--- flow/design.v ---
`timescale 1ns/1ns
module adder_1(input[11:0] a ,output[11:0] out);
	wire[11:0] b = 12'b000000000001;
	assign out = a + b;
endmodule
module adder(input[11:0] a , b , output[11:0] out);
	assign out = a + b ;
endmodule
`timescale 1ns/1ns
module alu(input[2:0] fun , input[7:0] a,b ,input cin , output logic[7:0] out , output logic zero,cout);
	always @(fun,a,b,cin)begin
    cout = 1'b0;
    case(fun)
      3'b000 : {cout,out} = a + b ;
      3'b001 : {cout,out} = a + b + cin;
      3'b010 : {cout,out} = a - b;
		  3'b011 : {cout,out} = a - b + cin;
		  3'b100 : out = a & b;
		  3'b101 : out = a | b;
		  3'b110 : out = a ^ b;
		  3'b111 : out = ~(a & b);
    endcase
	end
  assign zero = (out == 8'b0) ? 1 : 0;
endmodule
module controller(input[5:0] code,input ze,c,rst,output reg pop,push,memorywrite,memoryread,writeReg,selRR2,selALU2,selpc,ldz,ldc,selz,selc,output reg [1:0] selWD,selRet,output reg [2:0]ALUfn);
  always @(ze,c,code,rst)begin
    pop <= 1'b0;
    push <= 1'b0;
    memorywrite <= 1'b0;
    memoryread <= 1'b0;
    writeReg<= 1'b0;
    selRR2<= 1'b0;
    selALU2<= 1'b0;
    selRet<= 2'b00;
    selpc<= 1'b0;
    ldz<= 1'b0;
    ldc<= 1'b0;
    selz <= 1'b0;
    selc <= 1'b0;
    selWD<= 2'b00;
    ALUfn <= 3'b000;
    if (~rst)begin
    if (code[5:4] == 2'b00) begin
      ALUfn <= code[3:1];
      ldz <= 1'b1;
      ldc <= 1'b1;
      selALU2 <= 1'b1;
      writeReg <= 1'b1;
    end
    if (code [5:4] == 2'b01) begin
      ALUfn <= code[3:1];
      ldz <= 1'b1;
      ldc <= 1'b1;
      writeReg <= 1'b1;
    end
    if (code[5:3] == 3'b110) begin
      selz <= 1'b1;
      selc <= 1'b1;
      ldz <= 1'b1;
      ldc <= 1'b1;
      selWD <= 2'b10;
      writeReg <= 1'b1;
    end
    if (code[5:3] == 3'b100) begin
      selRR2 <= 1'b1;
      ALUfn <= 3'b000;
      if (code [2:1] == 2'b00) begin
        memoryread <= 1'b1;
        selWD<= 2'b01;
        writeReg <= 1'b1;
      end
      if (code [2:1] == 2'b01)begin
        memorywrite<= 1'b1;
      end
    end
    if (code[5:3] == 3'b101) begin
      case(code[2:1])
        2'b00 : selpc <= ze?1:0;
        2'b01 : selpc <= ze?0:1;
        2'b10 : selpc <= c?1:0;
        2'b11 : selpc <= c?0:1;
      endcase
    end
    if (code[5:2] == 4'b1110)begin
      selRet <= 2'b10;
      selpc <= 1'b1;
      if (code[1] == 1'b1)
        push <= 1'b1;
    end
    if (code[5:0] == 6'b111100) begin
      pop <= 1'b1;
      selRet <=2'b01;
    end
    end
  end
endmodule
`timescale 1ns / 1ns
module signExtender(extend, extended );
	input[7:0] extend;
	output[11:0] extended;
	assign extended[7:0] = extend[7:0];
	assign extended[11:8] = {4{extend[7]}};
endmodule
module ff(input in,ld,clk,rst,output logic out);
  always@(posedge clk,posedge rst) begin
    if(rst)
      out <= 1'b0;
    else if(ld)
      out <= in;
  end
endmodule
`timescale 1ns/1ns
module mux2_12(input[11:0] a , b ,input sel , output[11:0] out);
	assign out = (sel) ? b : a ;
endmodule
module mux2_8(input[7:0] a , b , input sel , output[7:0] out);
	assign out = (sel) ? b : a ;
endmodule
module mux2_3(input[2:0] a , b , input sel , output[2:0] out);
	assign out = (sel) ? b : a ;
endmodule
module mux2_1(input a , b , input sel , output out);
	assign out = (sel) ? b : a ;
endmodule
module mux3(input[7:0] a , b , c,input[1:0] sel,output[7:0] out);
  assign out = (sel == 2'b00)?a:(sel == 2'b01)? b:c;
endmodule
module mux3_12(input[11:0] a , b , c,input[1:0] sel,output[11:0] out);
  assign out = (sel == 2'b00)?a:(sel == 2'b01)? b:c;
endmodule
module pc(input[11:0] in,input clk,rst,output logic[11:0] pc);
  always@(posedge clk,posedge rst)begin
    if (rst)
      pc <= 12'b0;
    else
      pc <= in;
  end
endmodule
module registerFile(input[2:0] RR1,RR2,WR,input[7:0] WD,input W,clk,rst,output logic [7:0] RD1,RD2);
  logic[7:0][7:0] registers;
  assign RD1 = registers[RR1];
  assign RD2 = registers[RR2];
  always @(posedge clk,posedge rst)begin
    if (rst)
      registers <= '0;
    else if (W)
      registers[WR] <= WD;
  end
endmodule
`timescale 1ns/1ns
module shiftReg(input[7:0] Data,input[2:0]sc,input[1:0]fn,output logic[7:0] out,output logic c,z);
  logic [15:0] rotl, rotr;
  assign rotl = {Data, Data} << sc;
  assign rotr = {Data, Data} >> sc;
  always@(*)begin
    c = 1'b0;
    case (fn)
      2'b00 : begin
        out = Data << sc;
        if (sc != 3'd0) c = Data[3'd0 - sc];
      end
      2'b01 : begin
        out = Data >> sc;
        if (sc != 3'd0) c = Data[sc - 3'd1];
      end
      2'b10 : out = rotl[15:8];
      default : out = rotr[7:0];
    endcase
  end
  assign z = out?0:1;
endmodule
module stack(input[11:0] in,input push,pop,clk,rst,output logic[11:0] out);
  logic[7:0][11:0] memory;
  assign out = memory[0];
  always@(posedge clk,posedge rst)begin
    if (rst)
      memory <= '0;
    else begin
      if(pop)begin
        for (int i=1; i<8; i++)begin
          memory[i-1] <= memory[i];
        end
        memory[7] <= 12'b0;
      end
      else if (push)begin
        for (int i=0; i<7; i++)begin
          memory[7-i] <= memory[6-i];
        end
        memory[0] <= in;
      end
    end
  end
endmodule
module datapath(input pop,push,memorywrite,memoryread,writeReg,selRR2,selALU2,selpc,ldz,ldc,selz,selc,input [1:0] selWD,selRet,input  [2:0]ALUfn,input clk,rst, output ze,c,output [5:0] code,
                output [11:0] imem_addr, input [18:0] imem_data, output [7:0] dmem_addr, dmem_wdata, input [7:0] dmem_rdata);
  wire [11:0] pc_1 , ret;
  stack Stack(pc_1,push,pop,clk,rst,ret);
  wire[11:0] f_pc,next_pc;
  wire [18:0] ins;
  mux3_12 pc_ret(f_pc , ret , ins[11:0] , selRet ,next_pc);
  wire[11:0] pc;
  pc PC(next_pc ,clk,rst,pc);
  assign imem_addr = pc;
  assign ins = imem_data;
  wire [11:0]extended;
  signExtender Ex(ins[7:0], extended );
  adder_1 In(pc ,pc_1);
  wire[11:0] apc;
  adder Add(pc_1 , extended , apc);
  mux2_12 pc1_apc(pc_1 , apc , selpc , f_pc);
  wire [2:0] RR2;
  mux2_3 sel_RR2(ins[7:5] , ins[13:11] , selRR2, RR2);
  wire [7:0] Out,RD,ALUOut,WD;
  mux3 sel_WD( ALUOut,RD,Out, selWD,WD);
  wire[7:0] RD1,RD2;
  registerFile RF(ins[10:8],RR2,ins[13:11],WD,writeReg,clk,rst,RD1,RD2);
  wire[7:0] ALU2;
  mux2_8 sel_ALU2(ins[7:0] , RD2, selALU2,ALU2);
  wire zero,carry;
  alu Alu(ALUfn ,RD1,ALU2 ,c ,ALUOut ,zero,carry);
  wire shc,shz;
  shiftReg Shr(RD1,ins[7:5],ins[15:14],Out,shc,shz);
  wire ff1;
  mux2_1 sel_z(zero,shz,selz , ff1);
  ff ff_z(ff1,ldz,clk,rst,ze);
  wire ff2;
  mux2_1 sel_c(carry,shc,selc , ff2);
  ff ff_c(ff2,ldc,clk,rst,c);
  assign dmem_addr = ALUOut;
  assign dmem_wdata = RD2;
  assign RD = dmem_rdata;
  assign code = ins[18:13];
endmodule
`timescale 1ns/1ns
module CPU(input clk,rst,
           output [11:0] imem_addr, input [18:0] imem_data,
           output [7:0] dmem_addr, dmem_wdata, output dmem_we, dmem_re, input [7:0] dmem_rdata);
  wire pop,push,memorywrite,memoryread,writeReg,selRR2,selALU2,selpc,ldz,ldc,selz,selc;
  wire[1:0] selWD,selRet;
  wire[2:0] ALUfn;
  wire ze,c;
  wire[5:0] code;
  datapath dp(pop,push,memorywrite,memoryread,writeReg,selRR2,selALU2,selpc,ldz,ldc,selz,selc,selWD,selRet,ALUfn,clk,rst, ze,c,code,
              imem_addr, imem_data, dmem_addr, dmem_wdata, dmem_rdata);
  controller cl( code, ze,c,rst, pop,push,memorywrite,memoryread,writeReg,selRR2,selALU2,selpc,ldz,ldc,selz,selc,selWD,selRet,ALUfn);
  assign dmem_we = memorywrite;
  assign dmem_re = memoryread;
endmodule
--- flow/run.sh ---
#!/bin/bash
# the make line also repeats each setting of config.mk as NAME=value (left out here)
make -C /OpenROAD-flow-scripts/flow DESIGN_CONFIG=/design/flow/config.mk WORK_HOME=/design/flow/orfs CLKGATE_MAP_FILE= finish
--- flow/config.mk ---
export PLATFORM = sky130hd
export DESIGN_NAME = CPU
export DESIGN_NICKNAME = CPU
export VERILOG_FILES = /design/flow/design.v
export SDC_FILE = /design/flow/constraint.sdc
export NUM_CORES = 4
export LEC_CHECK = 0
export CAP_MARGIN = 5
export CELL_PAD_IN_SITES_DETAIL_PLACEMENT = 0
export CORE_ASPECT_RATIO = 0.99
export CORE_MARGIN = 2
export CORE_UTILIZATION = 72
export CTS_CLUSTER_DIAMETER = 231
export CTS_CLUSTER_SIZE = 78
export HOLD_SLACK_MARGIN = -0.09
export MIN_ROUTING_LAYER = met1
export PLACE_DENSITY = 0.66
export SETUP_SLACK_MARGIN = 0.51
export SLEW_MARGIN = 20
--- flow/constraint.sdc ---
create_clock -name core_clock -period 5.15 [get_ports {clk}]
set_input_delay 1.0300 -clock core_clock [delete_from_list [all_inputs] [get_ports {clk}]]
set_output_delay 1.0300 -clock core_clock [all_outputs]
set_load 0.01 [all_outputs]
==> flow_results.org, run 1 <==
#+TITLE: Implementation results

** Status
- The flow did not finish.
- Progress stopped at global routing.
- The tool reported: "[ERROR GRT-0116] Global routing finished with congestion. Check the congestion regions in the DRC Viewer".

** Logic synthesis
- Post-synthesis cell type with the largest combined area :: dfrtp_1
- For this run, the register share of the synthesized area comes to 33.8%.
- In this run, the synthesized area fraction spent on and/or/nand/nor cells is recorded as approximately 16%.
- Top FF cell, synth :: dfrtp_1
- Yosys reports that the leading cell type by area covers roughly a third of the netlist area.
- Post-Synthesis Cell Area :: approximately 13000 µm²
- Mean Syn Cell Area :: 9.16 µm²
- The synthesis run shows the most used standard cells to be dfrtp_1 (174), nand2_1 (173), nor2_1 (143).
- Ys async rst share :: 100%
- Post-synthesis share of cell area spent on xor and xnor gates :: ~2.7%
- Number of synthesized register bits :: between 150 and 200
- The number of cells reported by Yosys stat comes to roughly 1.4k.
- Of the combinational cells, the family taking the most area is AND-OR/OR-AND gates.
- For this run, the number of Yosys warnings is 7.
- Syn Nets :: 1486
- Per the synthesis report, the number of distinct cell types is roughly 98.
- The synthesized design contains 0 enable-type register cells.
- Main area contributors :: dfrtp_1 (34%), mux4_2 (8.4%), mux2i_1 (6.1%)
- Measured against the total synthesized area, the mux share comes to between 10% and 20%.
- The synthesized instance count is around 1.4k.
- The most common cell in the synthesized netlist is dfrtp_1.
- Yosys reports a chip area of around 13000 µm².
- AND-OR/OR-AND Cells, Area Fraction :: between 20% and 30%
- After Yosys synthesis, full adders, half adders and majority gates account for 5.33% of the synthesized area.

** Floorplanning
- Placeable core region :: roughly 17000 µm²
- The share of the core area taken by cells at floorplan is about three quarters.
- Per the OpenROAD floorplan log, the width of the die is between 100 and 150 µm.
- Rows :: roughly 48
- The chip occupies ~19000 µm².
- I/O pin count :: 59
- The vertical die dimension reported for this design is ~140 µm.

** Clock tree
- Looking at the clock tree report, the root buffer type is clkbuf_16.
- Number of H-tree levels :: 4
- # clock sinks :: between 150 and 200
- No sink is reached through more buffers than the 2 on the longest clock path.
- Cts bufs inserted :: 17

** Place
- Once detailed placement completed, the half-perimeter wirelength came to roughly 31000 µm.
- Per the placement report, the placed cell count is 1792.
- At the placement stage, the worst setup path has a slack of -1.93 ns.
- Number of port buffers :: between 50 and 60
- Gpl congestion :: between 1 and 1.5

** Global route
- The global routing report lists combined usage of all routing layers as between 70% and 80%.
- Total overflow reported by the global router :: 4
-- repair_timing --
item / 4_1_cts
buffers inserted: 47
resized: 182
pin swaps: 57
hold buffers: 0
gates cloned: 0
endpoints found under the hold margin: 0
endpoints found under the setup margin: 82
-- per-layer routing --
layer,GRT overflow,track usage (%)
met1,0,71.4
met2,2,92.1
met3,0,53.2
met4,2,70.1
met5,0,17.6
-- stage by stage --
step / utilization, % / total power, mW / instance area, µm²
after global placement: 86.2 / 6.01 / 15100
after CTS: 95.2 / 8.21 / 16600
after detailed placement: 86.2 / 6.19 / 15100
after floorplan: - / 4.52 / 13200
==> run 2: changes to the inputs <==
Settings changed: CAP_MARGIN 5 to 20, CELL_PAD_IN_SITES_DETAIL_PLACEMENT 0 to not set, CORE_ASPECT_RATIO 0.99 to not set, CORE_MARGIN 2 to 6, CORE_UTILIZATION 72 to 21, CTS_CLUSTER_DIAMETER 231 to not set, CTS_CLUSTER_SIZE 78 to not set, GPL_TIMING_DRIVEN set to 0, HOLD_SLACK_MARGIN -0.09 to not set, MIN_ROUTING_LAYER met1 to not set, PLACE_DENSITY 0.66 to not set, PLACE_DENSITY_LB_ADDON set to 0.12, SETUP_SLACK_MARGIN 0.51 to not set, TNS_END_PERCENT set to 50.
Clock period 5.15 ns to 8.47 ns, I/O delays scaled along.
==> run 2 against run 1 <==
Now clean on timing, DRC and antenna. Die area increased to 3.6 times the previous value. Synthesized cell count is the same. Synthesized area unchanged.
==> flow_results.org, run 2 <==
#+TITLE: Flow metrics

** Clock tree
- Cts bufs inserted :: 17 (unchanged)
- Clock root cell :: clkbuf_16
- CTS tree :: yes
- Reg clk slew, reported paths :: around 0.080 ns
- Number of H-tree levels :: 4 (unchanged)
- Insertion Delay late pin :: roughly 0.5 ns
- CTS max path bufs :: 2 (unchanged)
- # clock sinks :: 174 (unchanged)

** Worst setup path
- In this run the worst setup path terminates at dmem_addr[7].
- Kind of cell adding the most delay to the critical path :: AND-OR/OR-AND gates
- Minimum setup slack among reg-to-reg paths :: 3.52 ns
- The most critical setup path has its startpoint at rst.
- STA shows the worst reg2reg path with a cell count of 16.
- STA lists the endpoint of the worst register-to-register path as dp.RF.registers[31].
- At the worst endpoint, the required time is 6.78 ns.
- For reference, the most critical setup path is categorized as input pin to output port.
- Worst endpoint data arrival time :: between 6 and 7 ns
- Walking the worst path, the cells encountered are clkbuf_1 -> nor4b_4 -> buf_6 -> buf_4 -> a21oi_4 -> buf_8 -> mux4_2 -> mux2i_4 -> a21o_1 -> buf_4 -> ha_1 -> o21ba_2 -> or4_4 -> a311o_1 -> nor2b_2 -> xnor3_1 -> o211ai_1 -> o221ai_4 -> inv_2 -> clkdlybuf4s15_2.
- Worst flop-to-flop path startpoint :: dp.RF.registers[56]
- Critical-path cell with the highest stage delay :: mux4_2
- The critical path crosses 20 cells after its start point.
- STA classifies the critical path endpoint as an output port.
- Number of buffers and inverters on the critical path :: 7
- In this design, the critical path's most frequently occurring cell is buf_4.
- Startpoint Class :: input pin
- Per the timing report, the biggest fanout along the worst path comes to 9.
- Slowest stage delay, CP :: roughly 0.53 ns

** STA
- Clock tree skew after final layout :: around 0.019 ns
- The final timing report gives a worst setup slack of roughly 0.11 ns.
- Final-report setup violation count :: 0
- Measured slew at the worst slew-check pin :: 1.14 ns
- Setup TNS :: 0 ns
- Setup repair after global routing could not meet its margin everywhere.
- Post-route worst hold slack :: 0.474 ns
- Max-slew headroom at the worst pin :: between 20% and 30%
- Total count of hold-check failures in the final report :: 0
- Fmax achieved :: between 0.1 and 0.15 GHz
- Max-slew violation count :: 0
- Final min period :: 8.36 ns
- Fin crit share :: a little over nine tenths

** Power and ir drop
- Net switching power of the design :: just under 2 mW
- Of the total power, combinational logic draws 50.9%.
- Summed over all combinational cells, the power is between 2 and 2.5 mW.
- Looking at the VDD voltage map, the peak drop is between 150 and 200 µV.
- Clock network power :: about 900 µW
- Internal Pwr Total :: 2.62 mW
- Looking at the power breakdown, sequential logic takes roughly 30% of the total.
- Pleak :: around 6.4 nW
- Part of the power in the clock network :: about a fifth
- Of all power groups, the one with the highest power is combinational cells.
- For this design the ratio of total power to cell area is about 290 nW/µm².
- Post-route total power :: 4.61 mW
- Net switching is 43.0% of the power.
- Summed over all sequential cells, the power is approximately 1.4 mW.

** Hold path
- Note that the worst hold path type here is register to register.
- Hold Path Origin :: dp.Stack.memory[93]
- Hold-critical path depth :: 2
- Hold worst-path end :: dp.Stack.memory[81]

** Place
- HPWL after detailed placement :: 41000 µm (+34%)
- Gpl congestion :: 0.879 (-14%)
- The total of buffers placed on input and output ports was 55 (-5.2%).
- Instance area at placement :: 14600 µm² (-3.3%)
- Dpl ws :: -3.01 ns (-1.08 ns)

** Routing
- TritonRoute reported its final design rule violation total as 0.
- In the log, the iteration count for the first detailed-route pass is 5.
- Remaining number of nets flagged by the antenna check after routing :: 0
- For this run, the script counts the antenna cells in the layout as 0.
- Across all layers, the routed design uses between 10k and 15k vias.
- After detailed routing, the average wire length per cell comes to 23.7 µm.
- DRC violation total after the first TritonRoute iteration :: between 900 and 1k
- The routed design shows a via density per instance of between 5 and 6.
- DRT Wirelength :: 55100 µm

** Logic synthesis
- Mux frac, synth :: 15.8% (unchanged)
- The async set or reset register ratio after synthesis is 100% (unchanged).
- Number of synthesized register bits :: 174 (unchanged)
- The AND-OR/OR-AND share of the synthesized area came to 21.3% (unchanged).
- Adder-Cell Fraction of Synth Area :: 5.33% (unchanged)
- The area share of the leading cell type in the synthesized netlist was 33.8% (unchanged).
- Area figure in the yosys stat output :: 12900 µm² (unchanged)
- Number of library cell types mapped by synthesis :: 98 (unchanged)
- Top cell type by instance count after synthesis :: dfrtp_1
- Main area contributors :: dfrtp_1 (34%), mux4_2 (8.4%), mux2i_1 (6.1%)
- Post-synthesis cell type with the largest combined area :: dfrtp_1
- Syn Inst Count :: 1404 (unchanged)
- The number of warnings reported in the yosys synthesis log came to 7 (unchanged).
- Per the synth stats, the flop cell with the highest instance count is dfrtp_1.
- The count of flip-flops with a built-in enable after synthesis was 0 (unchanged).
- Syn Nets :: 1486 (unchanged)
- The number of standard cells reported by yosys came to 1404 (unchanged).
- The cell area after synthesis is 12900 µm² (unchanged).
- For reference, the top cells by count after synthesis are dfrtp_1 (174), nand2_1 (173), nor2_1 (143).
- Post-synthesis share of cell area spent on xor and xnor gates :: 2.66% (unchanged)
- Yosys shows that the main logic family after synthesis is AND-OR/OR-AND gates.
- The share of synthesized cell area in and, or, nand and nor gates is 16.2% (unchanged).
- The average cell area after synthesis is 9.16 µm² (unchanged).
- The sequential element share of the synthesized area was 33.8% (unchanged).

** Finish
- Number of fill cells :: approximately 6.5k
- Combined area of the multi-input logic cells :: 8290 µm²
- The layout stage reports a final design area of around 16000 µm².
- # nets final :: around 1.6k
- Between the synthesized netlist and the finished layout, the area growth was recorded as 25.0%.
- Sequential cell area in the final layout :: around 4400 µm²

** Global route
- Global routing used 16.2% of the available tracks across all layers.
- The via count of the first global-routing pass was roughly 12k.
- The total overflow left after global routing is 0.
- Entering global routing, the biggest net connects 32 pins.
- The first global-routing pass estimated 81500 µm of wire.
- Antenna violations before repair :: 3

** Floorplanning
- I/O pin count :: 59 (unchanged)
- Die Outline Area :: 67400 µm² (+260%)
- The number of placement rows was 90 (+88%).
- Starting Density :: 21.3% (-52 points)
- Placeable core region :: 60500 µm² (+250%)
- Horiz. Die Dim :: 260 µm (+88%)
- The die span in y is 260 µm (+89%).

** Job
- The run reported a max-capacitance violation count of 0.
- OpenROAD emitted warnings numbering around 48.

** Status
- Result of the run :: complete, no violations
## run 2: through the flow
stage          std cells  utilization (%)
6_report            2327             26.6
5_1_grt             2327             26.6
4_1_cts             2312             26.2
3_5_place_dp        2249             24.1
3_3_place_gp        2241             23.8
2_1_floorplan       1404                -
## run 2: area by class of cell
cell class | instances | share of cell area, %
Multi-Input combinational cell | 1079 | 51.6
Sequential cell | 174 | 27.1
Timing Repair Buffer | 113 | 7.02
Tap cell | 782 | 6.08
Buffer | 86 | 2.71
Clock buffer | 17 | 2.64
Inverter | 61 | 1.52
Clock inverter | 15 | 1.38
## run 2: per-layer routing
metal	part of all wire, %	track usage, %	up-vias
met3	5.6	3.75	49
met2	45	24.8	328
li1	-	-	5458
met4	1.4	3.71	4
met5	0.045	0	-
met1	48	23.1	6074
## run 2: what timing repair did
action                     4_1_cts  5_1_grt
setup endpoints to repair       66        7
resized                         92       26
pin swaps                       19       14
hold buffers                     0        0
buffers inserted                34       16
==> run 3: changes to the inputs <==
Settings changed: ABC_AREA set to 1, CAP_MARGIN 20 to 35, CELL_PAD_IN_SITES_DETAIL_PLACEMENT set to 0, CORE_ASPECT_RATIO set to 0.5, CORE_MARGIN 6 to 10, CORE_UTILIZATION 21 to 70, CTS_CLUSTER_DIAMETER set to 177, CTS_CLUSTER_SIZE set to 98, GPL_ROUTABILITY_DRIVEN set to 0, GPL_TIMING_DRIVEN 0 to not set, MIN_ROUTING_LAYER set to met1, PLACE_DENSITY set to 0.39, PLACE_DENSITY_LB_ADDON 0.12 to not set, SETUP_SLACK_MARGIN set to -0.56, SLEW_MARGIN 20 to 30, TNS_END_PERCENT 50 to 15.
Clock period 8.47 ns to 5.66 ns, I/O delays scaled along.
==> run 3 against run 2 <==
Now fails the layout checks on negative setup slack. Hold slack improved by 0.016 ns. Critical endpoint unchanged. Count of clock-buffer cells in the layout is the same. Cell count down 6.9%. Largest cell class unchanged. Power rose by 27%. Synthesized cell count is 26% higher. Design area shrank 6.1%.
==> flow_results.org, run 3 <==
#+TITLE: Flow metrics

** Status
- The flow ran to the end, but the layout failed its checks.
- The checks that failed were negative setup slack.

** Routing
- The number of iterations in the first detailed-routing pass came to 13 (+8).
- Final routed wire length divided by cell count :: 20.8 µm (-12%)
- Length of routed met3 wiring :: 6000 µm (+94%)
- Routed wl met2 :: 19900 µm (-19%)
- The average vias per placed instance came to 6.65 (+30%).
- Top Layer Used :: met5
- The overall routed net length was 45000 µm (-18%).
- The post-route antenna net violation count came to 0 (unchanged).
- Vias post-DR :: 14.4k (+21%)
- The DRC violation total after the first TritonRoute iteration was 2833 (+210%).
- The number of remaining DRC errors came to 0 (unchanged).
- The detailed-routing wirelength on met1 is 16200 µm (-39%).

** Logic synthesis
- Syn Inst Count :: 1769 (+26%)
- Mean Syn Cell Area :: 7.16 µm² (-22%)
- The number of warnings reported in the yosys synthesis log is 7 (unchanged).
- The AND-OR/OR-AND share of the synthesized area came to 20.0% (-1.3 points).
- Post-Synthesis Cell Area :: 12700 µm² (-1.6%)
- Post-synthesis cell type with the largest combined area :: dfrtp_1
- The area share of the leading cell type in the synthesized netlist is 34.4% (+0.55 points).
- Among all flip-flop cells after synthesis, the most frequent one is dfrtp_1.
- Top logic family :: simple AND/OR/NAND/NOR gates
- After synthesis, the most frequently instantiated cells are nand2_1 (355), inv_1 (209), dfrtp_1 (174).
- Among all cell types in the netlist, the one instantiated most often is nand2_1.
- The share of synthesized cell area in and, or, nand and nor gates is 27.4% (+11 points).
- Syn Nets :: 1851 (+25%)
- The post-synth area from yosys stat came to 12700 µm² (-1.6%).
- Yosys attributes the largest share of cell area to dfrtp_1 (34%), nand2_1 (11%), nand3_1 (6.7%).
- Number of library cell types mapped by synthesis :: 55 (-44%)
- Number of flops mapped to enable cells by yosys :: 0 (unchanged)
- Number of synthesized register bits :: 174 (unchanged)
- The async set or reset register ratio after synthesis came to 100% (unchanged).
- The share of synthesized cell area in full adder, half adder and majority cells is 5.42% (+0.086 points).
- Post-synth seq share :: 34.4% (+0.55 points)
- Ys cells :: 1769 (+26%)
- Post-synthesis share of cell area spent on xor and xnor gates :: 2.18% (-0.48 points)
- Mux frac, synth :: 0% (-16 points)

** STA
- Final-report setup violation count :: 10 (+10)
- Final min period :: about 6.5 ns
- Measured slew at the worst slew-check pin :: 0.755 ns (-0.385 ns)
- Max-slew headroom at the worst pin :: 49.6% (+26 points)
- Setup repair after global routing could not meet its margin everywhere.
- Total count of hold-check failures in the final report :: 0 (unchanged)
- The setup TNS was -5.17 ns (-5.17 ns).
- Post-route worst hold slack :: 0.490 ns (+0.0165 ns)
- Fmax achieved :: about 0.15 GHz
- Minimum setup slack in the final design :: -0.820 ns (-0.931 ns)
- Max-slew violation count :: 0 (unchanged)
- Fin crit share :: 114% (+16 points)
- Clock tree skew after final layout :: 0.0188 ns (+0.0000697 ns)

** Global route
- GRT Total Usage :: 35.8% (+20 points)
- Antenna violations before repair :: 1 (-2)
- Total overflow reported by the global router :: 0 (unchanged)
- The pin count of the biggest net entering global routing came to 177 (+450%).
- Global-route wire length before repair :: 69800 µm (-14%)
- The via count of the first global-routing pass is 13.6k (+16%).

** Power and ir drop
- Pleak :: 7.38 nW (+15%)
- The largest part of the power goes to combinational cells.
- Internal Pwr Total :: 3.34 mW (+27%)
- The clock network power share was 19.6% (+0.6 points).
- Power density over cell area :: 386 nW/µm² (+35%)
- Logic power comb :: 2.71 mW (+15%)
- The net switching power figure is 2.49 mW (+26%).
- The power dissipated in sequential cells is 1.98 mW (+43%).
- Sequential share of power :: 34.0% (+4.0 points)
- The largest vdd supply drop is 284 µV (+66%).
- Combinational cell fraction of total power :: 46.4% (-4.5 points)
- The power drawn by the clock network came to 1.14 mW (+30%).
- Switching part of the total :: 42.7% (-0.37 points)

** Worst setup path
- The launch point of the critical path was reported as imem_data[18].
- The arrival time at the worst endpoint was 5.35 ns (-1.32 ns).
- Timing endpoint of the critical path :: dmem_addr[7]
- Worst setup path category :: input pin to output port
- The worst path buffer plus inverter count came to 9 (+2).
- Largest driver fanout on the critical path :: 6 (-3)
- Minimum setup slack among reg-to-reg paths :: 1.41 ns (-2.11 ns)
- The timing report attributes the biggest portion of critical-path delay to simple AND/OR/NAND/NOR gates.
- Slowest stage delay, CP :: 0.54 ns (about the same)
- Critical-path cell with the highest stage delay :: fa_2
- The worst setup path is captured at an output port.
- The depth of the critical timing path with buffers and inverters included came to 28 (+40%).
- Looking at the reg2reg group, the worst path ends at dp.RF.registers[52].
- Worst-case reg-to-reg path depth :: 24 (+8)
- Startpoint Class :: input pin
- The worst path required time was 4.53 ns (-2.25 ns).
- The worst register-to-register path begins at dp.RF.registers[32].

** Finish
- The post-route non-filler standard cell count is 2166 (-6.9%).
- Summed area of non-filler cells in the final layout :: 15100 µm² (-6.1%)
- Relative to the synthesized area, the layout overhead comes to 19.2%.
- # nets final :: 2001 (+24%)

** Floorplanning
- The number of placement rows came to 34 (-62%).
- Horiz. Die Dim :: 210 µm (-19%)
- The top-level port count was 59 (unchanged).
- Placeable core region :: 17600 µm² (-71%)
- The initial core utilization was 72.1% (+51 points).
- Die Outline Area :: 24200 µm² (-64%)
- The die span in y came to 115 µm (-56%).

** Clock tree
- The number of H-tree levels was 4 (unchanged).
- Clock root cell :: clkbuf_16
- The number of sinks handled by clock tree synthesis was 174 (unchanged).
- Reg clk slew, reported paths :: 0.07 ns (about the same)
- CTS max path bufs :: 2 (unchanged)
- The number of clock buffers inserted by TritonCTS was 17 (unchanged).
- The clock latency reported for the late side of the worst-skew pair was 0.45 ns (-0.04 ns).
- CTS tree :: yes

** Hold path
- The hold path depth is 2 (unchanged).
- In this run the worst hold path is classified as register to register.
- Hold Path Origin :: dp.Stack.memory[89]
- Hold worst-path end :: dp.Stack.memory[89]

** Place
- The total of buffers placed on input and output ports came to 58 (+5.5%).
- The cell area reported after detailed placement is 14200 µm² (-2.3%).
- Dpl ws :: -0.912 ns (+2.10 ns)
- HPWL after detailed placement :: 30900 µm (-25%)
- Dpl cells :: 2119 (-5.8%)

** Job
- Number of warnings the tools reported :: 52 (+8.3%)
- Number of max-capacitance violations reported :: 0 (unchanged)
[run 3: final cells by class]
cell class                 count  area, µm²
sequential                   174       4350
tap                          234        293
fill                        1023       2470
timing repair buffer         212       1860
clock buffer                  17        425
antenna                        1       2.50
clock inverter                14        129
multi-input combinational   1276       7130
inverter                     238        907
[run 3: metal layers]
metal,GRT usage [%],up-vias
met5,0,-
met3,11.4,330
met2,56.9,1210
met4,19.0,2
met1,43.3,6621
li1,-,6238
[run 3: timing repair]
| action | 4_1_cts | 5_1_grt |
|---|---|---|
| setup buffers | 1 | 12 |
| cloned | 1 | 1 |
| endpoints found under the setup margin | 6 | 8 |
| hold buffers | 0 | 0 |
| pin swaps | 5 | 18 |
| gates resized | 25 | 34 |
[run 3: through the flow]
stage / utilization (%) / power (mW)
6_report: 85.9 / 5.83
5_1_grt: 85.9 / 6.12
4_1_cts: 84.7 / 5.62
3_5_place_dp: 80.9 / 4.44
3_3_place_gp: 80.9 / 4.32
2_1_floorplan: - / 3.50
==> run 4: changes to the inputs <==
Settings changed: ABC_AREA 1 to not set, CAP_MARGIN 35 to 20, CELL_PAD_IN_SITES_DETAIL_PLACEMENT 0 to not set, CORE_ASPECT_RATIO 0.5 to not set, CORE_MARGIN 10 to 2, CORE_UTILIZATION 70 to 54, CTS_CLUSTER_DIAMETER 177 to not set, CTS_CLUSTER_SIZE 98 to not set, GPL_ROUTABILITY_DRIVEN 0 to not set, MIN_ROUTING_LAYER met1 to not set, PLACE_DENSITY 0.39 to not set, SETUP_SLACK_MARGIN -0.56 to -0.29, SLEW_MARGIN 30 to 20, TNS_END_PERCENT 15 to not set.
Clock period 5.66 ns to 4.67 ns, I/O delays scaled along.
==> run 4 against run 3 <==
Still fails the layout checks on negative setup slack. Power up 60%. Hold slack better by 0.0017 ns. Core utilization down 12 points. Combinational power up 92%. Worst setup slack worse by 0.51 ns. Die area up 3.6%. Synthesized area up 1.6%. Clock skew up 0.0078 ns. Routed wire length down 1.6%. Sequential power up 26%. Global-route usage down 0.71 points. Critical path depth down 6. Highest routed layer is now met4.
==> flow_results.org, run 4 <==
#+TITLE: Flow metrics

** Status
- The flow ran to the end, but the layout failed its checks.
- Layout checks that failed :: negative setup slack

** Worst setup path
- The timing report attributes the biggest portion of critical-path delay to AND-OR/OR-AND gates.
- Slowest stage delay, CP :: 0.50 ns (-0.04 ns)
- Critical-path cell with the highest stage delay :: mux4_2
- The number of cells on the worst reg-to-reg path was 18 (-25%).
- CP Depth :: 22 (-21%)
- The cell that appears most often on the critical path is buf_4.
- Critical Path RT :: 3.74 ns (-0.79 ns)
- Cells along the critical path :: buf_8 -> nor4b_4 -> buf_6 -> nor2_2 -> a21oi_4 -> buf_4 -> buf_4 -> mux4_2 -> mux2i_1 -> buf_4 -> a21o_4 -> ha_4 -> buf_4 -> o21ai_0 -> o21ai_0 -> a311oi_4 -> nor2_1 -> and3_1 -> a2111o_1 -> o221ai_2 -> inv_1 -> buf_2
- Largest driver fanout on the critical path :: 9 (+3)
- Endpoint type of the worst setup path :: output port
- Minimum setup slack among reg-to-reg paths :: 0.11 ns (-1.30 ns)
- Worst flop-to-flop path startpoint :: dp.RF.registers[33]
- Per the timing report, the most critical flop-to-flop path finishes at dp.ff_z.out.
- The most critical setup path has its endpoint at dmem_addr[7].
- Worst endpoint data arrival time :: 5.06 ns (-0.29 ns)
- Startpoint Class :: input pin
- Worst setup path category :: input pin to output port
- Per STA, the startpoint of the critical path is rst.
- Number of buffers and inverters on the critical path :: 8 (-1)

** Place
- Gpl congestion :: between 0.9 and 1
- HPWL after detailed placement :: 31800 µm (+2.9%)
- The cell area reported after detailed placement came to 15500 µm² (+9.2%).
- The count of placed standard cells including taps is 1932 (-8.8%).
- Number of port buffers :: 58 (unchanged)

** Logic synthesis
- The sequential element share of the synthesized area is 33.8% (-0.55 points).
- For reference, the top cells by count after synthesis are dfrtp_1 (174), nand2_1 (173), nor2_1 (143).
- Syn Inst Count :: 1404 (-21%)
- Mux frac, synth :: 15.8% (+16 points)
- The post-synth area from yosys stat was 12900 µm² (+1.6%).
- The number of storage elements in the synthesis netlist is 174 (unchanged).
- Syn Nets :: 1486 (-20%)
- Post-Synthesis Cell Area :: 12900 µm² (+1.6%)
- Top logic family :: AND-OR/OR-AND gates
- In the post-synthesis netlist, the biggest area contributors are dfrtp_1 (34%), mux4_2 (8.4%), mux2i_1 (6.1%).
- Post-synthesis share of cell area spent on xor and xnor gates :: 2.66% (+0.48 points)
- The number of standard cells reported by yosys was 1404 (-21%).
- Adder-Cell Fraction of Synth Area :: 5.33% (-0.086 points)
- Top FF cell, synth :: dfrtp_1
- AND-OR/OR-AND Cells, Area Fraction :: 21.3% (+1.3 points)
- Area share, top type :: 33.8% (-0.55 points)
- Top cell type by instance count after synthesis :: dfrtp_1
- The count of flip-flops with a built-in enable after synthesis is 0 (unchanged).
- Number of library cell types mapped by synthesis :: 98 (+78%)
- Per the synthesis report, the dominant area consumer among library cells is dfrtp_1.
- The share of synthesized cell area in and, or, nand and nor gates is 16.2% (-11 points).
- The number of warnings reported in the yosys synthesis log is 7 (unchanged).
- Ys async rst share :: 100% (unchanged)
- The average cell area after synthesis is 9.16 µm² (+28%).

** Floorplanning
- The initial core utilization came to 55.0% (-17 points).
- The area of the die came to 25100 µm² (+3.6%).
- I/O pin count :: 59 (unchanged)
- The core box area was 23400 µm² (+33%).
- The floorplan die width is 158 µm (-25%).
- The die span in y came to 158 µm (+38%).
- Rows :: 56 (+65%)

** Global route
- Total overflow reported by the global router :: 0 (unchanged)
- Antenna violations before repair :: 0 (-1)
- Maximum number of pins on one net before global-route repair :: 176 (-0.56%)
- The total global-route track usage came to 35.0% (-0.71 points).
- The via count of the first global-routing pass was 12.1k (-11%).
- The first-pass GRT wire length came to 67500 µm (-3.2%).

** Routing
- The DRC violation total after the first TritonRoute iteration came to 1207 (-57%).
- The via count of the routed design was 12.7k (-12%).
- The number of iterations in the first detailed-routing pass is 6 (-7).
- Number of remaining DRC errors :: 0 (unchanged)
- The overall routed net length is 44300 µm (-1.6%).
- Vias per cell :: 6.35 (-4.5%)
- The number of diodes came to 0 (-1).
- The post-route antenna net violation count was 0 (unchanged).
- The mean routed wirelength per cell was 22.2 µm (+6.8%).

** Hold path
- Path type of the worst min-delay path :: register to register
- Hold-critical path depth :: 2 (unchanged)
- Hold worst-path end :: dp.Stack.memory[75]
- Hold Path Origin :: dp.Stack.memory[87]

** Power and ir drop
- The cell leakage power is 7.52 nW (+1.8%).
- Part of the power in the clock network :: 17.4% (-2.2 points)
- Logic power comb :: 5.19 mW (+92%)
- The power drawn by the clock network came to 1.62 mW (+42%).
- Sequential share of power :: 26.9% (-7.1 points)
- The power per cell area was 540 nW/µm² (+40%).
- Worst VDD drop :: 455 µV (+60%)
- The internal power consumption came to 5.53 mW (+65%).
- The fraction of power spent switching nets was 40.7% (-2.0 points).
- The power consumption came to 9.32 mW (+60%).
- Per report_power, the top consumer among the power groups is combinational cells.
- Net switching power of the design :: 3.79 mW (+52%)
- The power dissipated in sequential cells came to 2.50 mW (+26%).
- Combinational cell fraction of total power :: 55.7% (+9.3 points)

** STA
- The number of setup violations in the final report came to 66 (+56).
- The worst clock skew was 0.0266 ns (+0.00776 ns).
- Total count of hold-check failures in the final report :: 0 (unchanged)
- Max-slew violation count :: 0 (unchanged)
- RSZ-0062 raised after global routing :: true
- Max-slew headroom at the worst pin :: 9.66% (-40 points)
- Setup TNS :: -31.91 ns (-26.74 ns)
- Derived from the worst setup path, the maximum achievable clock frequency is 0.167 GHz.
- For the finished layout, the period the worst path requires is roughly 6 ns.
- The minimum setup slack in the final design came to -1.33 ns (-0.508 ns).
- Measured slew at the worst slew-check pin :: 1.35 ns (+0.595 ns)
- Fin crit share :: 128% (+14 points)

** Clock tree
- Clock root cell :: clkbuf_16
- Reg clk slew, reported paths :: 0.08 ns (about the same)
- Cts bufs inserted :: 17 (unchanged)
- The number of sinks handled by clock tree synthesis came to 174 (unchanged).
- Number of H-tree levels :: 4 (unchanged)
- TritonCTS built the clock tree.
- Insertion Delay late pin :: 0.44 ns (about the same)
- The number of buffers on the longest clock path was 2 (unchanged).

** Finish
- The final instance area is 17300 µm² (+14%).
- Between the synthesized netlist and the finished layout, the area growth was recorded as 34.2%.
- Final core utilization :: 73.8% (-12 points)
- The post-route non-filler standard cell count came to 1996 (-7.8%).
- The number of nets in the layout was 1746 (-13%).

** Job
- Number of max-capacitance violations reported :: 0 (unchanged)
- Number of warnings the tools reported :: 56 (+7.7%)
## run 4: what timing repair did
| item | in CTS | in global routing |
|---|---|---|
| gates cloned | 0 | 0 |
| setup endpoints to repair | 67 | 66 |
| pin swaps | 16 | 63 |
| hold buffers | 0 | 0 |
| setup buffers | 11 | 33 |
| gates resized | 49 | 156 |
| endpoints found under the hold margin | 0 | 0 |
## run 4: layer usage
metal / up-vias / routed length [µm] / track usage [%]
met2: 612 / 21300 / 58.0
met3: 125 / 3030 / 5.17
met5: - / 0 / 0
met1: 6229 / 18100 / 46.4
met4: 0 / 1940 / 14.2
li1: 5709 / - / -
## run 4: metrics by stage
stage,setup WS (ns),hold WS [ns]
after floorplan,-1.48,0.450
after global placement,-2.12,0.465
after detailed placement,-2.21,0.478
after CTS,-1.84,0.495
after global routing,-1.51,0.523
final,-1.33,0.492
## run 4: area by class of cell
type                    instances  area [µm²]
multi-input cells            1079        8780
fillers                      1818        6130
flip-flops and latches        174        4350
repair buffers                331        2840
clock buffers                  17         425
well taps                     319         399
clock inverters                15         243
inverters                      61         233
==> run 5: changes to the inputs <==
Settings changed: CAP_MARGIN 20 to 40, CORE_ASPECT_RATIO set to 0.94, CORE_MARGIN 2 to 10, CORE_UTILIZATION 54 to 48, CTS_CLUSTER_DIAMETER set to 298, CTS_CLUSTER_SIZE set to 98, PLACE_DENSITY set to 0.39, SETUP_SLACK_MARGIN -0.29 to not set, SLEW_MARGIN 20 to 5, TNS_END_PERCENT set to 5.
Clock period 4.67 ns to 7.5 ns, I/O delays scaled along.
==> run 5 against run 4 <==
The run now finishes clean. Critical path depth unchanged. Combinational power down 47%. Worst setup slack better by 1.4 ns. Critical endpoint unchanged. Synthesized cell count unchanged. First-iteration DRC count down 12%.
==> flow_results.org, run 5 <==
#+TITLE: Flow metrics

** Power and ir drop
- Flip-flop and latch power :: 1.57 mW (-37%)
- The cell leakage power is 6.80 nW (-9.5%).
- The clock network power share was 17.4% (about the same).
- The biggest slice of the total power is consumed by combinational cells.
- Sequential share of power :: 29.9% (+3.0 points)
- Logic power comb :: 2.76 mW (-47%)
- The internal power consumption was 3.09 mW (-44%).
- The power consumption came to 5.23 mW (-44%).
- Combinational cell fraction of total power :: 52.7% (-3.0 points)
- Clock network power :: 913 µW (-44%)
- Power density over cell area :: 329 nW/µm² (-39%)
- Switching part of the total :: 40.9% (+0.24 points)
- Worst VDD drop :: 177 µV (-61%)
- Net switching power of the design :: 2.14 mW (-43%)

** Worst setup path
- On the critical path, the stage with the largest delay is an instance of clkdlybuf4s50_1.
- The longest individual stage delay on the worst path is 0.57 ns (+0.07 ns).
- Kind of cell adding the most delay to the critical path :: buffers and inverters
- Endpoint type of the worst setup path :: output port
- Critical path startpoint :: imem_data[6]
- The maximum fanout along the worst path was 6 (-3).
- Most numerous cell on the critical path :: buf_4
- Worst flop-to-flop path startpoint :: dp.RF.registers[43]
- CP Depth :: 22 (unchanged)
- In the setup report, the worst path falls into the class input pin to output port.
- Worst endpoint data arrival time :: 5.90 ns (+0.84 ns)
- The register-to-register setup slack is 2.97 ns (+2.86 ns).
- Endpoint of the most critical register-to-register path :: dp.RF.registers[23]
- The number of cells on the worst reg-to-reg path came to 15 (-3).
- The worst path required time came to 6.00 ns (+2.26 ns).
- Number of buffers and inverters on the critical path :: 9 (+1)
- STA classifies the critical path startpoint as an input pin.
- Cells along the critical path :: clkdlybuf4s50_1 -> inv_1 -> nor2_2 -> a21oi_4 -> buf_12 -> buf_8 -> buf_4 -> mux4_2 -> mux2i_2 -> buf_4 -> a21o_1 -> ha_1 -> buf_4 -> o21bai_4 -> o211ai_1 -> a311oi_2 -> and4b_1 -> xnor3_1 -> o211ai_1 -> o221ai_2 -> inv_1 -> buf_2
- According to the timing report, the critical path is captured at dmem_addr[7].

** Finish
- The post-route non-filler standard cell count came to 1943 (-2.7%).
- The flow measured a signed area growth from synthesis to layout of 23.6%.
- # nets final :: 1651 (-5.4%)
- Number of fill cells :: 2393 (+32%)

** Logic synthesis
- Area share, top type :: 33.8% (unchanged)
- The share of synthesized cell area in full adder, half adder and majority cells was 5.33% (unchanged).
- For this run, the leading register cell type out of synthesis is dfrtp_1.
- Post-Synth Simple-Gate Area :: 16.2% (unchanged)
- Main area contributors :: dfrtp_1 (34%), mux4_2 (8.4%), mux2i_1 (6.1%)
- Ys Warns :: 7 (unchanged)
- The commonest cells after synthesis are dfrtp_1 (174), nand2_1 (173), nor2_1 (143).
- Number of flops mapped to enable cells by yosys :: 0 (unchanged)
- The post-synth net total is 1486 (unchanged).
- Sorting the Yosys area breakdown by cell type puts at the top dfrtp_1.
- Ys async rst share :: 100% (unchanged)
- The count of mapped cells out of synthesis is 1404 (unchanged).
- The cell area after synthesis came to 12900 µm² (unchanged).
- The synthesis stats list as the most numerous cell dfrtp_1.
- Ys cells :: 1404 (unchanged)
- Post-synth seq share :: 33.8% (unchanged)
- Area figure in the yosys stat output :: 12900 µm² (unchanged)
- AND-OR/OR-AND Cells, Area Fraction :: 21.3% (unchanged)
- Number of library cell types mapped by synthesis :: 98 (unchanged)
- Number of synthesized register bits :: 174 (unchanged)
- The share of cell area taken by muxes after synthesis is 15.8% (unchanged).
- Post-synthesis share of cell area spent on xor and xnor gates :: 2.66% (unchanged)
- The average cell area after synthesis is 9.16 µm² (unchanged).
- Top logic family :: AND-OR/OR-AND gates

** Clock tree
- The number of sinks handled by clock tree synthesis came to 174 (unchanged).
- TritonCTS built the clock tree.
- Cts bufs inserted :: 17 (unchanged)
- Insertion Delay late pin :: 0.45 ns (about the same)
- The cell sitting at the root of the clock tree is a clkbuf_16.
- The number of buffers on the longest clock path came to 2 (unchanged).
- Reg clk slew, reported paths :: 0.08 ns (about the same)
- The number of H-tree levels was 4 (unchanged).

** Place
- The total of buffers placed on input and output ports was 58 (unchanged).
- Gpl congestion :: 0.970 (-2.3%)
- HPWL after detailed placement :: 31200 µm (-1.7%)
- The count of placed standard cells including taps was 1886 (-2.4%).

** Routing
- Pre-antenna DRT Iters :: 5 (-1)
- DRT Wirelength :: 42400 µm (-4.4%)
- The mean routed wirelength per cell was 21.8 µm (-1.8%).
- The DRC violation total after the first TritonRoute iteration is 1061 (-12%).
- Number of remaining DRC errors :: 0 (unchanged)
- Routed wl met2 :: 18500 µm (-13%)
- Vias post-DR :: 11.8k (-7.0%)
- Length of routed met3 wiring :: 2710 µm (-11%)
- Top Layer Used :: met4
- Vias per cell :: 6.07 (-4.5%)
- The detailed-routing wirelength on met1 is 20400 µm (+13%).
- The post-route antenna net violation count came to 0 (unchanged).

** Floorplanning
- Horiz. Die Dim :: 189 µm (+19%)
- Die Outline Area :: 33800 µm² (+35%)
- Placeable core region :: 26600 µm² (+13%)
- The top-level port count is 59 (unchanged).
- Rows :: 58 (+3.6%)
- Die Ht :: 179 µm (+13%)
- The initial core utilization is 48.4% (-6.5 points).

** Global route
- The first-pass GRT wire length came to 66200 µm (-2.0%).
- The pin count of the biggest net entering global routing came to 176 (unchanged).
- The total congestion overflow after global routing was 0 (unchanged).
- The total global-route track usage was 24.8% (-10 points).
- The via count of the first global-routing pass was 11.1k (-8.2%).
- Antenna violations before repair :: 1 (+1)

** STA
- The number of setup violations in the final report came to 0 (-100%).
- Max-slew headroom at the worst pin :: 31.0% (+21 points)
- Clock tree skew after final layout :: 0.00811 ns (-0.0185 ns)
- Counting I/O delays and the setup requirement, the final critical path takes around 7.4 ns.
- For this run, the top clock speed supported by timing is 0.135 GHz.
- The transition time of the tightest slew-check pin was 1.04 ns (-0.315 ns).
- Post-route worst hold slack :: 0.483 ns (-0.00854 ns)
- Fin crit share :: 98.6% (-30 points)
- The number of pins exceeding their max-slew limit in the final report is 0 (unchanged).
- Total count of hold-check failures in the final report :: 0 (unchanged)
- Setup TNS :: 0 ns (+31.91 ns)

** Hold path
- The path with the worst hold slack has its endpoint at dp.Stack.memory[78].
- The hold path depth came to 2 (unchanged).
- STA lists the startpoint of the worst hold path as dp.Stack.memory[90].
- The type recorded for the worst min-delay path is register to register.

** Job
- Number of warnings the tools reported :: 57 (+1.8%)
- The number of max-capacitance violations reported was 0 (unchanged).

** Status
- The run finished with no timing, DRC or antenna violations.
run 5: routing by layer:
| layer | vias to the layer above | track usage [%] |
|---|---|---|
| li1 | 5529 | - |
| met1 | 5804 | 36.8 |
| met2 | 397 | 36.4 |
| met3 | 58 | 5.02 |
| met4 | 0 | 5.92 |
| met5 | - | 0 |
run 5: repair_timing:
item                       in CTS  in global routing
pin swaps                       7                 26
buffers inserted                5                 20
hold buffers                    0                  0
setup endpoints to repair       7                  7
gates resized                  22                 70
run 5: through the flow:
stage	util [%]	worst slack, ns	cell area, µm²
floorplan	-	-0.0377	12900
global placement	55.6	-0.549	14800
CTS	58.2	-0.184	15500
global route	59.9	-0.0272	15900
detailed placement	55.7	-0.580	14800
finish	59.9	0.105	15900
run 5: layout make-up:
cell class / count / area [µm²] / area share (%)
tap: 360 / 450 / 2.83
timing repair buffer: 236 / 2020 / 12.7
inverter: 61 / 233 / 1.46
multi-input combinational: 1079 / 8250 / 51.9
antenna: 1 / 2.50 / 0.0157
clock buffer: 17 / 425 / 2.67
clock inverter: 15 / 171 / 1.08
sequential: 174 / 4350 / 27.4
==> run 6: changes to the inputs <==
Settings changed: ABC_AREA set to 1, CAP_MARGIN 40 to 35, CELL_PAD_IN_SITES_DETAIL_PLACEMENT set to 1, CELL_PAD_IN_SITES_GLOBAL_PLACEMENT set to 2, CORE_ASPECT_RATIO 0.94 to 0.53, CORE_MARGIN 10 to 5, CORE_UTILIZATION 48 to 58, CTS_CLUSTER_DIAMETER 298 to 138, CTS_CLUSTER_SIZE 98 to 72, GPL_ROUTABILITY_DRIVEN set to 0, HOLD_SLACK_MARGIN set to 0.03, MAX_ROUTING_LAYER set to met4, MIN_ROUTING_LAYER set to met1, PLACE_DENSITY 0.39 to not set, SLEW_MARGIN 5 to 20, TNS_END_PERCENT 5 to not set.
Clock period 7.5 ns to 9.79 ns, I/O delays scaled along.
==> run 6 against run 5 <==
The run now fails in global placement without I/O. Die area decreased by 26%. Synthesized area decreased by 1.6%. Synthesized cell count increased by 26%.
==> flow_results.org, run 6 <==
#+TITLE: Implementation results

** Status
- Result of the run :: aborted with a tool error
- The stage where the run came to a stop is global placement without I/O.
- The first error in the log reads "[ERROR GPL-0301] Utilization 115.348 % exceeds 100%".

** Logic synthesis
- The share of synthesized cell area in and, or, nand and nor gates is 27.4% (+11 points).
- The number of standard cells reported by yosys was 1769 (+26%).
- Top FF cell, synth :: dfrtp_1
- Post-synthesis cell type with the largest combined area :: dfrtp_1
- The count of flip-flops with a built-in enable after synthesis was 0 (unchanged).
- Post-synth seq share :: 34.4% (+0.55 points)
- The number of storage elements in the synthesis netlist came to 174 (unchanged).
- Mean Syn Cell Area :: 7.16 µm² (-22%)
- Synth cell count leaders :: nand2_1 (355), inv_1 (209), dfrtp_1 (174)
- The async set or reset register ratio after synthesis is 100% (unchanged).
- The post-synthesis share of cell area spent on xor and xnor gates was 2.18% (-0.48 points).
- In the synthesized netlist, the dominant kind of combinational cell is simple AND/OR/NAND/NOR gates.
- The post-synth area from yosys stat was 12700 µm² (-1.6%).
- Top cell type by instance count after synthesis :: nand2_1
- The share of synthesized cell area in full adder, half adder and majority cells was 5.42% (+0.086 points).
- Syn Nets :: 1851 (+25%)
- Mux frac, synth :: 0% (-16 points)
- Ys Warns :: 7 (unchanged)
- Main area contributors :: dfrtp_1 (34%), nand2_1 (11%), nand3_1 (6.7%)
- Syn Inst Count :: 1769 (+26%)
- Post-Synthesis Cell Area :: 12700 µm² (-1.6%)
- The AND-OR/OR-AND share of the synthesized area is 20.0% (-1.3 points).
- Number of library cell types mapped by synthesis :: 55 (-44%)
- Area share, top type :: 34.4% (+0.55 points)

** Floorplanning
- The floorplan die width was 213 µm (+13%).
- The die span in y is 118 µm (-34%).
- The number of placement rows came to 39 (-33%).
- The area of the die is 25000 µm² (-26%).
- Placeable core region :: 21500 µm² (-19%)
- The initial core utilization is 58.8% (+10 points).
==> run 7: changes to the inputs <==
Settings changed: CAP_MARGIN 35 to 10, CELL_PAD_IN_SITES_DETAIL_PLACEMENT 1 to 0, CELL_PAD_IN_SITES_GLOBAL_PLACEMENT 2 to 3, CORE_ASPECT_RATIO 0.53 to 0.63, CORE_MARGIN 5 to 2, CORE_UTILIZATION 58 to 31, CTS_CLUSTER_DIAMETER 138 to 286, CTS_CLUSTER_SIZE 72 to 29, GPL_TIMING_DRIVEN set to 0, HOLD_SLACK_MARGIN 0.03 to 0.09, MIN_ROUTING_LAYER met1 to met2, SETUP_SLACK_MARGIN set to 0.88, TNS_END_PERCENT set to 95.
Clock period 9.79 ns to 5.66 ns, I/O delays scaled along.
==> run 7 against run 6 <==
The run fails in global routing. Synthesized area stayed put. Die area is 70% higher. Synthesized cell count stayed put.
==> flow_results.org, run 7 <==
#+TITLE: Implementation results

** Clock tree
- The tree is rooted in a clkbuf_16.
- The clock passes through at most 2 buffers.
- Per the TritonCTS log, the buffer count is 17.
- Number of hold buffers added after cts :: 0
- The clock H-tree reported by CTS has 4 levels.
- # clock sinks :: 174

** Status
- The first error in the log reads "[ERROR GRT-0116] Global routing finished with congestion. Check the congestion regions in the DRC Viewer".
- The flow stopped in global routing.
- The run stopped with a tool error.

** Place
- Per the placement log, port buffering inserted about 55 buffers.
- Summed over all nets, the half-perimeter wirelength after detailed placement is 47900 µm.

** Global route
- Total overflow reported by the global router :: approximately 170
- Across every metal layer, demand over resource in global routing totals 59.4%.

** Logic synthesis
- The cell area after synthesis was 12700 µm² (unchanged).
- Ys Warns :: 7 (unchanged)
- The number of standard cells reported by yosys was 1769 (unchanged).
- The number of storage elements in the synthesis netlist was 174 (unchanged).
- Top cell type by instance count after synthesis :: nand2_1
- The cell type that accounts for the most area after synthesis is dfrtp_1.
- Post-Synth Simple-Gate Area :: 27.4% (unchanged)
- Area share, top type :: 34.4% (unchanged)
- Post-synthesis share of cell area spent on xor and xnor gates :: 2.18% (unchanged)
- The post-synth area from yosys stat came to 12700 µm² (unchanged).
- Synth cell count leaders :: nand2_1 (355), inv_1 (209), dfrtp_1 (174)
- The AND-OR/OR-AND share of the synthesized area came to 20.0% (unchanged).
- The sequential element share of the synthesized area came to 34.4% (unchanged).
- Top logic family :: simple AND/OR/NAND/NOR gates
- The average cell area after synthesis came to 7.16 µm² (unchanged).
- The share of synthesized cell area in full adder, half adder and majority cells was 5.42% (unchanged).
- Mux frac, synth :: 0% (unchanged)
- Post-synth the commonest register cell is dfrtp_1.
- The async set or reset register ratio after synthesis was 100% (unchanged).
- For reference, the top cells by area after synthesis are dfrtp_1 (34%), nand2_1 (11%), nand3_1 (6.7%).
- Syn Inst Count :: 1769 (unchanged)
- Number of library cell types mapped by synthesis :: 55 (unchanged)
- The count of flip-flops with a built-in enable after synthesis came to 0 (unchanged).
- The post-synth net total came to 1851 (unchanged).

** Floorplanning
- I/O pin count :: between 50 and 60
- Placeable core region :: 40100 µm² (+86%)
- The number of placement rows is 58 (+49%).
- The floorplan die width is 259 µm (+21%).
- The area of the die was 42500 µm² (+70%).
- Starting Density :: 31.6% (-27 points)
- Die Ht :: 164 µm (+40%)
## run 7: what timing repair did
action,CTS
buffers inserted,98
pin swaps,79
gates resized,306
cloned,1
setup endpoints to repair,82
## run 7: metrics by stage
stage	setup WS, ns	TNS, ns	power [mW]	instance area, µm²	std cells
floorplan	-0.359	-1.87	3.53	13000	1769
global placement	-3.57	-435.92	4.51	14200	2364
detailed placement	-2.39	-100.98	4.50	14300	2370
CTS	-0.328	-1.41	6.29	16700	2501
## run 7: metal layers
layer | global-route usage [%] | GRT overflow
met1 | - | -
met2 | 63.2 | 0
met3 | 83.4 | 173
met4 | 10.3 | 0
met5 | - | -
==> run 8: changes to the inputs <==
Settings changed: ABC_AREA 1 to not set, CAP_MARGIN 10 to 35, CELL_PAD_IN_SITES_DETAIL_PLACEMENT 0 to not set, CELL_PAD_IN_SITES_GLOBAL_PLACEMENT 3 to not set, CORE_ASPECT_RATIO 0.63 to not set, CORE_UTILIZATION 31 to 23, CTS_CLUSTER_DIAMETER 286 to not set, CTS_CLUSTER_SIZE 29 to not set, GPL_TIMING_DRIVEN 0 to not set, HOLD_SLACK_MARGIN 0.09 to not set, MIN_ROUTING_LAYER met2 to not set, SETUP_SLACK_MARGIN 0.88 to not set, TNS_END_PERCENT 95 to not set.
Clock period 5.66 ns to 7.43 ns, I/O delays scaled along.
==> run 8 against run 7 <==
Now clean on timing, DRC and antenna. Synthesized cell count fell by 21%. Synthesized area rose by 1.6%. Die area rose by 36%.
==> flow_results.org, run 8 <==
#+TITLE: Flow metrics

** Power and ir drop
- The clock network accounts for approximately 18% of the total power.
- The internal power of the cells totals just over 3 mW.
- Flip-flop and latch power :: roughly 1.6 mW
- Sequential share of power :: between 30% and 40%
- Per the power-grid run, VDD falls by no more than between 150 and 200 µV.
- Switching power as a fraction of the total was reported as about two fifths.
- Combinational cell fraction of total power :: between 50% and 60%
- Top pwr grp :: combinational cells
- Summed over all combinational cells, the power is 2.75 mW.
- Power density over cell area :: 325 nW/µm²
- Clock network power :: 943 µW
- Net switching power of the design :: about 2.2 mW
- The leakage component of the power was reported as approximately 6.8 nW.
- Post-route total power :: 5.28 mW

** Worst setup path
- Largest driver fanout on the critical path :: 7
- Worst flop-to-flop path startpoint :: dp.RF.registers[1]
- Number of buffers and inverters on the critical path :: 9
- Counting buffers and inverters, the worst setup path is 21 cells deep.
- Among the stages of the critical path, the cell type that occurs most often is buf_4.
- Worst-case reg-to-reg path depth :: 17
- The slowest stage of the critical path is the clkdlybuf4s50_1 cell.
- Listed in order, past its start point the critical path passes dlygate4sd2_1 -> nor4b_4 -> buf_6 -> nor2_2 -> a21oi_4 -> buf_6 -> buf_6 -> mux4_2 -> mux2i_4 -> a21o_1 -> ha_4 -> buf_4 -> buf_4 -> buf_4 -> xor2_1 -> buf_4 -> xnor2_1 -> o22ai_1 -> a31oi_1 -> o211ai_1 -> clkdlybuf4s50_1.
- STA classifies the critical path startpoint as an input pin.
- The critical path is of the input pin to output port type.
- Critical Path RT :: between 5 and 6 ns
- Endpoint of the most critical register-to-register path :: dp.RF.registers[39]
- Grouping stages by cell kind, the critical path spends the most delay in buffers and inverters.
- Worst endpoint data arrival time :: 5.85 ns
- STA classifies the critical path endpoint as an output port.
- Timing endpoint of the critical path :: dmem_addr[2]
- Per STA, the highest per-stage delay on the worst path measures 0.64 ns.
- The worst-case reg-to-reg setup slack stands at roughly 2.9 ns.
- Critical path startpoint :: imem_data[16]

** Clock tree
- Cts bufs inserted :: 17 (unchanged)
- Clock root cell :: clkbuf_16
- CTS max path bufs :: 2 (unchanged)
- The number of sinks handled by clock tree synthesis is 174 (unchanged).
- TritonCTS built the clock tree.
- At the later pin of the worst-skew pair, clock insertion delay measures 0.45 ns.
- Number of hold buffers added after cts :: 0 (unchanged)
- Number of H-tree levels :: 4 (unchanged)
- Per the post-CTS timing run, clock transition at the registers of the reported paths is approximately 0.080 ns.

** Routing
- Once iteration 0 of detailed routing completed, the report listed 1269 DRC markers.
- The first detailed-routing pass took 5 iterations.
- Per the post-route antenna check, the number of violating nets is 0.
- Final routed wire length divided by cell count :: 18.6 µm
- Per the detailed-route log, wirelength across all metal layers totals around 43000 µm.
- TritonRoute reported its final design rule violation total as 0.
- Vias per cell :: a little over 5
- The detailed router placed 12.0k vias in this run.

** Logic synthesis
- The number of distinct standard cells referenced by the synthesized netlist is 98 (+78%).
- The number of storage elements in the synthesis netlist is 174 (unchanged).
- The area share of the leading cell type in the synthesized netlist is 33.8% (-0.55 points).
- The most frequently used library cell after synthesis is dfrtp_1.
- The AND-OR/OR-AND share of the synthesized area is 21.3% (+1.3 points).
- Ys cells :: 1404 (-21%)
- Top FF cell, synth :: dfrtp_1
- Mean Syn Cell Area :: 9.16 µm² (+28%)
- The share of synthesized cell area in full adder, half adder and majority cells came to 5.33% (-0.086 points).
- The count of flip-flops with a built-in enable after synthesis was 0 (unchanged).
- Area figure in the yosys stat output :: 12900 µm² (+1.6%)
- Main area contributors :: dfrtp_1 (34%), mux4_2 (8.4%), mux2i_1 (6.1%)
- The post-synthesis share of cell area spent on xor and xnor gates came to 2.66% (+0.48 points).
- The largest total area in the synthesized netlist belongs to dfrtp_1.
- The number of warnings reported in the yosys synthesis log was 7 (unchanged).
- The async set or reset register ratio after synthesis came to 100% (unchanged).
- Ranked by instance count, the synthesized netlist is headed by dfrtp_1 (174), nand2_1 (173), nor2_1 (143).
- Top logic family :: AND-OR/OR-AND gates
- The share of cell area taken by muxes after synthesis came to 15.8% (+16 points).
- The count of mapped cells out of synthesis was 1404 (-21%).
- The sequential element share of the synthesized area was 33.8% (-0.55 points).
- Post-Synthesis Cell Area :: 12900 µm² (+1.6%)
- The share of synthesized cell area in and, or, nand and nor gates came to 16.2% (-11 points).
- The post-synth net total was 1486 (-20%).

** Finish
- From synthesis to final layout, the design area changed by 26.3%.
- Final core utilization :: between 20% and 30%
- # nets final :: between 1.5k and 2k
- The layout stage reports a final design area of approximately 16000 µm².

** STA
- Max-slew headroom at the worst pin :: 35.2%
- In the post-route analysis, the smallest setup slack over all paths is between 0.09 and 0.1 ns.
- Setup repair after global routing left no endpoint under its margin.
- At the pin with the least slew margin, the transition time is approximately 0.97 ns.
- In this build the clock could be raised as far as 0.136 GHz.
- Dividing the final minimum period by the clock period gives a little over nine tenths.
- Max-slew violation count :: 0
- Final-report setup violation count :: 0
- Final min period :: roughly 7.3 ns
- Total count of hold-check failures in the final report :: 0
- Setup TNS :: 0 ns
- Clock tree skew after final layout :: between 0.01 and 0.015 ns

** Floorplanning
- I/O pin count :: 59 (unchanged)
- The die span in y was 241 µm (+46%).
- The floorplan die width is 241 µm (-7.0%).
- Placeable core region :: 55200 µm² (+38%)
- Die Outline Area :: 57800 µm² (+36%)
- Rows :: 86 (+48%)
- The initial core utilization was 23.3% (-8.3 points).

** Place
- Dpl ws :: -0.778 ns (+1.61 ns)
- The cell area reported after detailed placement came to 15100 µm² (+5.7%).
- Number of port buffers :: 58 (+5.5%)
- HPWL after detailed placement :: 32000 µm (-33%)

** Global route
- The via count of the first global-routing pass came to roughly 12k.
- GRT Total Usage :: 15.3%
- For this run the aggregate overflow at the end of global routing stands at 0.
- The first global-routing pass estimated just under 70000 µm of wire.
- The number of antenna violations at the first check in global routing came to 0.
- Maximum number of pins on one net before global-route repair :: 176

** Job
- Number of warnings the tools reported :: slightly above 50
- The report counts max-capacitance violations totalling 0.

** Hold path
- Hold worst-path end :: dp.Stack.memory[78]
- Path type of the worst min-delay path :: register to register
- Hold Path Origin :: dp.Stack.memory[90]
- Hold-critical path depth :: 2

** Status
- The flow ran to the end and the layout has no timing, DRC or antenna violations.
run 8: metal layers:
metal,wire length (µm),global-route usage (%),part of all wire [%],up-vias
met5,0,-,0,-
met4,1250,5.42,2.9,0
met3,3830,3.89,8.9,86
met2,18900,22.3,44,498
met1,19100,20.5,44,5888
li1,-,-,-,5492
run 8: final cells by class:
class	count	area, µm²
fill	5752	38900
multi-input combinational	1079	8210
sequential	174	4350
timing repair buffer	225	1880
tap	748	936
clock buffer	17	425
inverter	61	233
clock inverter	15	204
antenna	1	2.50
run 8: what timing repair did:
| action | 4_1_cts | 5_1_grt |
|---|---|---|
| pin swaps | 22 | 17 |
| setup endpoints to repair | 7 | 6 |
| resized | 60 | 23 |
| hold endpoints to repair | 0 | 0 |
| buffers inserted | 15 | 7 |
run 8: stage by stage:
stage | hold slack (ns) | cells
CTS | 0.494 | 2308
detailed placement | 0.473 | 2261
floorplan | 0.450 | 1404
global route | 0.520 | 2319
global placement | 0.460 | 2259
finish | 0.487 | 2320
Power is estimated from default activity; no workload was simulated.
